==> inputs of job 915 <==
Design calc, start of the top module:
module calc(
    input clk,  
    input rst_n,  
    input [7:0] num,
    input [2:0] op,
    input start,
    output reg [15:0] result,
    output reg [15:0] display_val,  
    output [2:0] led_op,  
    output reg stop
);
Settings: LEC_CHECK=0, CAP_MARGIN=15, CELL_PAD_IN_SITES_DETAIL_PLACEMENT=2, CELL_PAD_IN_SITES_GLOBAL_PLACEMENT=1, CORE_MARGIN=9, CORE_UTILIZATION=22, CTS_CLUSTER_DIAMETER=335, GPL_ROUTABILITY_DRIVEN=1, GPL_TIMING_DRIVEN=0, MAX_ROUTING_LAYER=met4, MIN_ROUTING_LAYER=met1, PLACE_DENSITY_LB_ADDON=0.3, SLEW_MARGIN=40, TNS_END_PERCENT=10; clock period 80.0 ns.
run.sh (not shown) runs the stock make flow with config.mk's settings and CLKGATE_MAP_FILE=.
==> inputs of job 3184, as changes to job 915 <==
Settings changed: CAP_MARGIN 15 to 20, CELL_PAD_IN_SITES_DETAIL_PLACEMENT 2 to not set, CELL_PAD_IN_SITES_GLOBAL_PLACEMENT 1 to not set, CORE_MARGIN 9 to 2, CORE_UTILIZATION 22 to 61, CTS_CLUSTER_DIAMETER 335 to not set, GPL_ROUTABILITY_DRIVEN 1 to not set, GPL_TIMING_DRIVEN 0 to not set, MIN_ROUTING_LAYER met1 to not set, PLACE_DENSITY set to 0.6, PLACE_DENSITY_LB_ADDON 0.3 to not set, SETUP_SLACK_MARGIN set to 5.0, SLEW_MARGIN 40 to 20, TNS_END_PERCENT 10 to not set.
==> flow/constraint.sdc (replaced) <==
create_clock -name core_clock -period 55.0 [get_ports {clk}]
set_input_delay 11.0000 -clock core_clock [delete_from_list [all_inputs] [get_ports {clk}]]
set_output_delay 11.0000 -clock core_clock [all_outputs]
set_load 0.01 [all_outputs]
==> inputs of job 2670, as changes to job 915 <==
Settings changed: CAP_MARGIN 15 to 40, CELL_PAD_IN_SITES_DETAIL_PLACEMENT 2 to not set, CELL_PAD_IN_SITES_GLOBAL_PLACEMENT 1 to not set, CORE_MARGIN 9 to 2, CORE_UTILIZATION 22 to 40, CTS_CLUSTER_DIAMETER 335 to not set, GPL_ROUTABILITY_DRIVEN 1 to not set, GPL_TIMING_DRIVEN 0 to not set, HOLD_SLACK_MARGIN set to 0.14, MAX_ROUTING_LAYER met4 to not set, MIN_ROUTING_LAYER met1 to not set, PLACE_DENSITY_LB_ADDON 0.3 to not set, SLEW_MARGIN 40 to 20, TNS_END_PERCENT 10 to not set.
==> flow/constraint.sdc (replaced) <==
create_clock -name core_clock -period 55.0 [get_ports {clk}]
set_input_delay 11.0000 -clock core_clock [delete_from_list [all_inputs] [get_ports {clk}]]
set_output_delay 11.0000 -clock core_clock [all_outputs]
set_load 0.01 [all_outputs]
==> qor summary <==
quantity                                                                            job 3184         job 2670           job 915
Period utilization                                                                     0.889            0.938             0.913
Vias per std cell                                                                       6.70             5.95              5.30
Area taken by flip-flops and latches                                                1770 µm²         1750 µm²          1750 µm²
Area of placed instances                                                           34500 µm²        35700 µm²         36000 µm²
Horiz. Die Dim                                                                        235 µm           289 µm            403 µm
Clock edge transition at the registers on the reported setup and hold paths          0.07 ns          0.07 ns           0.08 ns
Gr usage total                                                                         0.428            0.266             0.167
Result of the run                                                   timing/DRC/antenna clean  timing/DRC/antenna clean  timing/DRC/antenna clean
First-pass GRT wire length                                                         186000 µm        180000 µm         217000 µm
Vias in the first global route                                                         33100            32500             37500
Reg-to-reg startpoint                                                                   b[1]             a[6]              a[3]
IO buf count                                                                              49               49                48
Layout Cells excl Fill                                                                  5546             5907              6632
Vias after detailed routing                                                            37100            35100             35200
Routed wire length                                                                 126000 µm        117000 µm         138000 µm
Hold path start                                                              local_result[6]  local_result[4]  local_result[13]
Tally of filler cells in the layout                                                     4270             8105             17400
Worst R2R Setup Slack                                                                6.10 ns          3.42 ns           6.98 ns
Global placement routability congestion                                                 1.07            0.963             0.882
Fraction of standard cell area in multi-input logic                                    0.816            0.799             0.806
Die span in y                                                                         235 µm           289 µm            403 µm
Number of tap cells added at floorplan                                                   688             1060              1917

* * *

==> 07-06: inputs <==
==> flow/design.v <==
module half_addr(
    input a,
    input b,
    output sum,
    output carry  
);
assign sum = a ^ b;
assign carry = a & b;
endmodule
module full_addr(
    input a,
    input b,
    input cin,  
    output sum,
    output carry  
);
assign sum = a ^ b ^ cin;
assign carry = (a & b) | (cin & (a ^ b));
endmodule
module i4_addr(
    input  [3:0] a,           
    input  [3:0] b,           
    input        cin,         
    input        valid_in,    
    output [3:0] sum,         
    output       group_g,     
    output       group_p,     
    output       ready_out    
);
wire [3:0] g, p;
assign g = a & b;           
assign p = a | b;           
wire c1, c2, c3;
assign c1 = g[0] | (p[0] & cin);
assign c2 = g[1] | (p[1] & g[0]) | (p[1] & p[0] & cin);
assign c3 = g[2] | (p[2] & g[1]) | (p[2] & p[1] & g[0]) | (p[2] & p[1] & p[0] & cin);
assign group_g = g[3] | (p[3] & g[2]) | (p[3] & p[2] & g[1]) | (p[3] & p[2] & p[1] & g[0]);
assign group_p = p[3] & p[2] & p[1] & p[0];
assign sum[0] = a[0] ^ b[0] ^ cin;
assign sum[1] = a[1] ^ b[1] ^ c1;
assign sum[2] = a[2] ^ b[2] ^ c2;
assign sum[3] = a[3] ^ b[3] ^ c3;
reg ready_out_reg;
always @(*) begin
    if (valid_in) begin
        ready_out_reg = 1'b1;
    end else begin
        ready_out_reg = 1'b0;
    end
end
assign ready_out = ready_out_reg;
endmodule
module i8_addr(
    input  [7:0] a,           
    input  [7:0] b,           
    input        cin,         
    input        valid_in,    
    output [7:0] sum,         
    output       group_g,     
    output       group_p,     
    output       ready_out    
);
wire [3:0] a_low  = a[3:0];
wire [3:0] a_high = a[7:4];
wire [3:0] b_low  = b[3:0];
wire [3:0] b_high = b[7:4];
wire c4;                
wire g_low, p_low;      
wire g_high, p_high;    
wire ready_low, ready_high;
i4_addr cla_low(
    .a(a_low), .b(b_low), .cin(cin), .valid_in(valid_in),
    .sum(sum[3:0]), .group_g(g_low), .group_p(p_low), .ready_out(ready_low)
);
i4_addr cla_high(
    .a(a_high), .b(b_high), .cin(c4), .valid_in(valid_in),
    .sum(sum[7:4]), .group_g(g_high), .group_p(p_high), .ready_out(ready_high)
);
assign c4 = g_low | (p_low & cin);
assign group_g = g_high | (p_high & g_low);
assign group_p = p_high & p_low;
assign ready_out = ready_low & ready_high;
endmodule
module i16_add(
    input  [15:0] a,          
    input  [15:0] b,          
    input        valid_in,    
    output [15:0] sum,        
    output       carry_out,   
    output       ready_out    
);
wire [7:0] a_low  = a[7:0];   
wire [7:0] a_high = a[15:8];  
wire [7:0] b_low  = b[7:0];
wire [7:0] b_high = b[15:8];
wire c0, c8;                
wire g_low, p_low;          
wire g_high, p_high;        
wire ready_low, ready_high; 
assign c0 = 1'b0;           
i8_addr cla_low_8bit(
    .a(a_low), .b(b_low), .cin(c0), .valid_in(valid_in),
    .sum(sum[7:0]), .group_g(g_low), .group_p(p_low), .ready_out(ready_low)
);
i8_addr cla_high_8bit(
    .a(a_high), .b(b_high), .cin(c8), .valid_in(valid_in),
    .sum(sum[15:8]), .group_g(g_high), .group_p(p_high), .ready_out(ready_high)
);
assign c8 = g_low | (p_low & c0);                   
assign carry_out = g_high | (p_high & g_low) | (p_high & p_low & c0);  
assign ready_out = ready_low & ready_high;
endmodule
module i16_sub(
    input  [15:0] a,          
    input  [15:0] b,          
    input        valid_in,    
    output [15:0] diff,       
    output       borrow_out,  
    output       ready_out    
);
wire [15:0] b_neg = ~b;  
wire [7:0] a_low  = a[7:0];
wire [7:0] a_high = a[15:8];
wire [7:0] b_low  = b_neg[7:0];
wire [7:0] b_high = b_neg[15:8];
wire c0, c8;               
wire g_low, p_low;         
wire g_high, p_high;       
wire ready_low, ready_high;
wire carry_result;
assign c0 = 1'b1;           
i8_addr cla_low_8bit(
    .a(a_low), .b(b_low), .cin(c0), .valid_in(valid_in),
    .sum(diff[7:0]), .group_g(g_low), .group_p(p_low), .ready_out(ready_low)
);
i8_addr cla_high_8bit(
    .a(a_high), .b(b_high), .cin(c8), .valid_in(valid_in),
    .sum(diff[15:8]), .group_g(g_high), .group_p(p_high), .ready_out(ready_high)
);
assign c8 = g_low | (p_low & c0);
assign carry_result = g_high | (p_high & g_low) | (p_high & p_low & c0);
assign borrow_out = ~carry_result;
assign ready_out = ready_low & ready_high;
endmodule
module i16_mul(
    input signed [15:0] a,    
    input signed [15:0] b,    
    input        valid_in,
    output signed [15:0] prod,  
    output       ready_out
);
wire sign_a = a[15];
wire sign_b = b[15];
wire sign_res = sign_a ^ sign_b;
wire [15:0] abs_a = sign_a ? (~a + 1'b1) : a;
wire [15:0] abs_b = sign_b ? (~b + 1'b1) : b;
reg [15:0] abs_prod;
integer i;
always @(*) begin
    abs_prod = 16'd0;
    for(i = 0; i < 16; i = i + 1) begin
        if(abs_b[i]) begin
            abs_prod = abs_prod + (abs_a << i);
        end
    end
end
assign prod = sign_res ? (~abs_prod + 1'b1) : abs_prod;
assign ready_out = valid_in;
endmodule
module i16_div(
    input signed [15:0] a,    
    input signed [15:0] b,    
    input        valid_in,
    output signed [15:0] quot,  
    output       ready_out
);
wire sign_a = a[15];
wire sign_b = b[15];
wire sign_res = sign_a ^ sign_b;
wire [15:0] abs_a = sign_a ? (~a + 1'b1) : a;
wire [15:0] abs_b = sign_b ? (~b + 1'b1) : b;
reg [15:0] abs_quot;
reg [31:0] temp_r;  
integer i;
always @(*) begin
    temp_r = 32'd0;
    if (abs_b == 0) begin
        abs_quot = 16'hFFFF;  
    end else begin
        abs_quot = 16'd0;
        temp_r = 32'd0;
        for(i = 15; i >= 0; i = i - 1) begin
            temp_r = temp_r << 1;
            temp_r[0] = abs_a[i];  
            if(temp_r >= {16'd0, abs_b}) begin
                temp_r = temp_r - {16'd0, abs_b};
                abs_quot[i] = 1'b1;
            end
        end
    end
end
assign quot = sign_res ? (~abs_quot + 1'b1) : abs_quot;
assign ready_out = valid_in;
endmodule
module calc(
    input clk,  
    input rst_n,  
    input [7:0] num,
    input [2:0] op,
    input start,
    output reg [15:0] result,
    output reg [15:0] display_val,  
    output [2:0] led_op,  
    output reg stop
);
reg [15:0] local_result;
reg local_stop;
localparam ADD = 3'd6;
localparam SUB = 3'd5;
localparam MUL = 3'd4;
localparam DIV = 3'd1;
localparam ENT = 3'd2;
localparam CLR = 3'd3;
reg [15:0] a, b;
reg [2:0] local_op;
assign led_op = local_op;  
wire [15:0] res_add, res_sub, res_mul, res_div;
i16_add u_add(.a(a), .b(b), .valid_in(1'b1), .sum(res_add), .carry_out(), .ready_out());
i16_sub u_sub(.a(a), .b(b), .valid_in(1'b1), .diff(res_sub), .borrow_out(), .ready_out());
i16_mul u_mul(.a(a), .b(b), .valid_in(1'b1), .prod(res_mul), .ready_out());
i16_div u_div(.a(a), .b(b), .valid_in(1'b1), .quot(res_div), .ready_out());
localparam S_INPUT_A = 2'b00;
localparam S_INPUT_B = 2'b01;
reg [2:0] state;
always @(posedge clk) begin
	if (~rst_n) begin
    	local_stop <= 0;
        a <= 0;
        b <= 0;
        local_result <= 0;
        display_val <= 0;
        local_op <= 0;
        state <= S_INPUT_A;
    end else begin
        if (~start&local_stop) begin
        local_stop <= 0;
        end else if (start&~local_stop) begin
            case (state)
            S_INPUT_A: begin
                if (op == CLR) begin
                    a <= 0; b <= 0; display_val <= 0; local_result <= 0; local_op <= 0;
                end else if (op == ADD || op == SUB || op == MUL || op == DIV) begin
                    local_op <= op;
                    b <= 0;
                    state <= S_INPUT_B;
                end else if (op == 0) begin
                    a <= a * 16'd10 + {8'd0, num};
                    display_val <= a * 16'd10 + {8'd0, num};
                end
            end
            S_INPUT_B: begin
                if (op == CLR) begin
                    a <= 0; b <= 0; display_val <= 0; local_result <= 0; local_op <= 0;
                    state <= S_INPUT_A;
                end else if (op == ENT) begin
                    case (local_op)
                    ADD: begin local_result <= res_add; display_val <= res_add; end
                    SUB: begin local_result <= res_sub; display_val <= res_sub; end
                    DIV: begin local_result <= res_div; display_val <= res_div; end
                    MUL: begin local_result <= res_mul; display_val <= res_mul; end
                    endcase
                    a <= 0;
                    local_op <= 0;  
                    state <= S_INPUT_A;
                end else if (op == 0) begin
                    b <= b * 16'd10 + {8'd0, num};
                    display_val <= b * 16'd10 + {8'd0, num};
                end
            end
            endcase
            local_stop <= 1;
        end
    end
end
always @(posedge clk) begin
    result <= local_result;
    stop <= local_stop;
end
endmodule
==> flow/run.sh <==
#!/bin/bash
# the make line also repeats each setting of config.mk as NAME=value (left out here)
make -C /OpenROAD-flow-scripts/flow DESIGN_CONFIG=/design/flow/config.mk WORK_HOME=/design/flow/orfs CLKGATE_MAP_FILE= finish
==> flow/config.mk <==
export PLATFORM = sky130hd
export DESIGN_NAME = calc
export DESIGN_NICKNAME = calc
export VERILOG_FILES = /design/flow/design.v
export SDC_FILE = /design/flow/constraint.sdc
export NUM_CORES = 4
export LEC_CHECK = 0
export CAP_MARGIN = 15
export CELL_PAD_IN_SITES_GLOBAL_PLACEMENT = 1
export CORE_MARGIN = 2
export CORE_UTILIZATION = 22
export GPL_ROUTABILITY_DRIVEN = 1
export GPL_TIMING_DRIVEN = 0
export MIN_ROUTING_LAYER = met2
export PLACE_DENSITY_LB_ADDON = 0.3
export SETUP_SLACK_MARGIN = 2.37
export SLEW_MARGIN = 40
export TNS_END_PERCENT = 10
==> flow/constraint.sdc <==
create_clock -name core_clock -period 43.2 [get_ports {clk}]
set_input_delay 8.6400 -clock core_clock [delete_from_list [all_inputs] [get_ports {clk}]]
set_output_delay 8.6400 -clock core_clock [all_outputs]
set_load 0.01 [all_outputs]
==> 08-20 (differences from 07-06) <==
- ABC_AREA: not set -> 1
- CAP_MARGIN: 15 -> 20
- CELL_PAD_IN_SITES_GLOBAL_PLACEMENT: 1 -> not set
- CORE_UTILIZATION: 22 -> 72
- CTS_CLUSTER_DIAMETER: not set -> 392
- GPL_ROUTABILITY_DRIVEN: 1 -> not set
- GPL_TIMING_DRIVEN: 0 -> not set
- MIN_ROUTING_LAYER: met2 -> not set
- PLACE_DENSITY: not set -> 0.6
- PLACE_DENSITY_LB_ADDON: 0.3 -> not set
- SETUP_SLACK_MARGIN: 2.37 -> not set
- SLEW_MARGIN: 40 -> 20
- TNS_END_PERCENT: 10 -> not set
==> flow/constraint.sdc (replaced) <==
create_clock -name core_clock -period 16.7 [get_ports {clk}]
set_input_delay 3.3400 -clock core_clock [delete_from_list [all_inputs] [get_ports {clk}]]
set_output_delay 3.3400 -clock core_clock [all_outputs]
set_load 0.01 [all_outputs]
==> 03-27 (differences from 07-06) <==
- CAP_MARGIN: 15 -> 20
- CELL_PAD_IN_SITES_GLOBAL_PLACEMENT: 1 -> not set
- CORE_UTILIZATION: 22 -> 17
- GPL_ROUTABILITY_DRIVEN: 1 -> not set
- GPL_TIMING_DRIVEN: 0 -> not set
- MIN_ROUTING_LAYER: met2 -> not set
- PLACE_DENSITY: not set -> 0.6
- PLACE_DENSITY_LB_ADDON: 0.3 -> not set
- SETUP_SLACK_MARGIN: 2.37 -> not set
- SLEW_MARGIN: 40 -> 20
- TNS_END_PERCENT: 10 -> not set
==> flow/constraint.sdc (replaced) <==
create_clock -name core_clock -period 52.6 [get_ports {clk}]
set_input_delay 10.5200 -clock core_clock [delete_from_list [all_inputs] [get_ports {clk}]]
set_output_delay 10.5200 -clock core_clock [all_outputs]
set_load 0.01 [all_outputs]
==> 01-17 (differences from 07-06) <==
- CAP_MARGIN: 15 -> 20
- CELL_PAD_IN_SITES_GLOBAL_PLACEMENT: 1 -> not set
- CORE_UTILIZATION: 22 -> 59
- GPL_ROUTABILITY_DRIVEN: 1 -> not set
- GPL_TIMING_DRIVEN: 0 -> not set
- MIN_ROUTING_LAYER: met2 -> not set
- PLACE_DENSITY_LB_ADDON: 0.3 -> not set
- SETUP_SLACK_MARGIN: 2.37 -> 5.0
- SLEW_MARGIN: 40 -> 20
- TNS_END_PERCENT: 10 -> not set
==> flow/constraint.sdc (replaced) <==
create_clock -name core_clock -period 47.8 [get_ports {clk}]
set_input_delay 9.5600 -clock core_clock [delete_from_list [all_inputs] [get_ports {clk}]]
set_output_delay 9.5600 -clock core_clock [all_outputs]
set_load 0.01 [all_outputs]
==> results <==
Run status: 08-20 stopped before the end; 01-17 complete, but fails checks; 07-06 complete, but fails checks; 03-27 timing/DRC/antenna clean
Stage where the flow stopped: 08-20 3_5_place_dp; 01-17 -; 07-06 -; 03-27 -
Reasons for failing layout checks: 08-20 -; 01-17 negative setup slack; 07-06 negative setup slack; 03-27 -
Per-cell routed wire length: 08-20 -; 01-17 21.0 um; 07-06 20.5 um; 03-27 16.3 um
Min-Delay Startpoint: 08-20 -; 01-17 local_result[5]; 07-06 local_result[15]; 03-27 local_result[8]
Worst R2R End: 08-20 -; 01-17 display_val[14]; 07-06 display_val[12]; 03-27 display_val[15]
RSZ-0062 raised after global routing: 08-20 -; 01-17 yes; 07-06 yes; 03-27 -
Combinational share of cell area: 08-20 -; 01-17 78.2%; 07-06 71.4%; 03-27 76.5%
Depth of the CTS H-tree: 08-20 -; 01-17 3; 07-06 3; 03-27 3
M1 GR Usage: 08-20 -; 01-17 50.9%; 07-06 0%; 03-27 15.7%
GRT Residual Overflow: 08-20 -; 01-17 0; 07-06 0; 03-27 0
Share of the final layout cell area in sequential cells: 08-20 -; 01-17 4.40%; 07-06 3.98%; 03-27 4.39%
Number of hold-slack violations in the final timing report: 08-20 -; 01-17 0; 07-06 0; 03-27 0
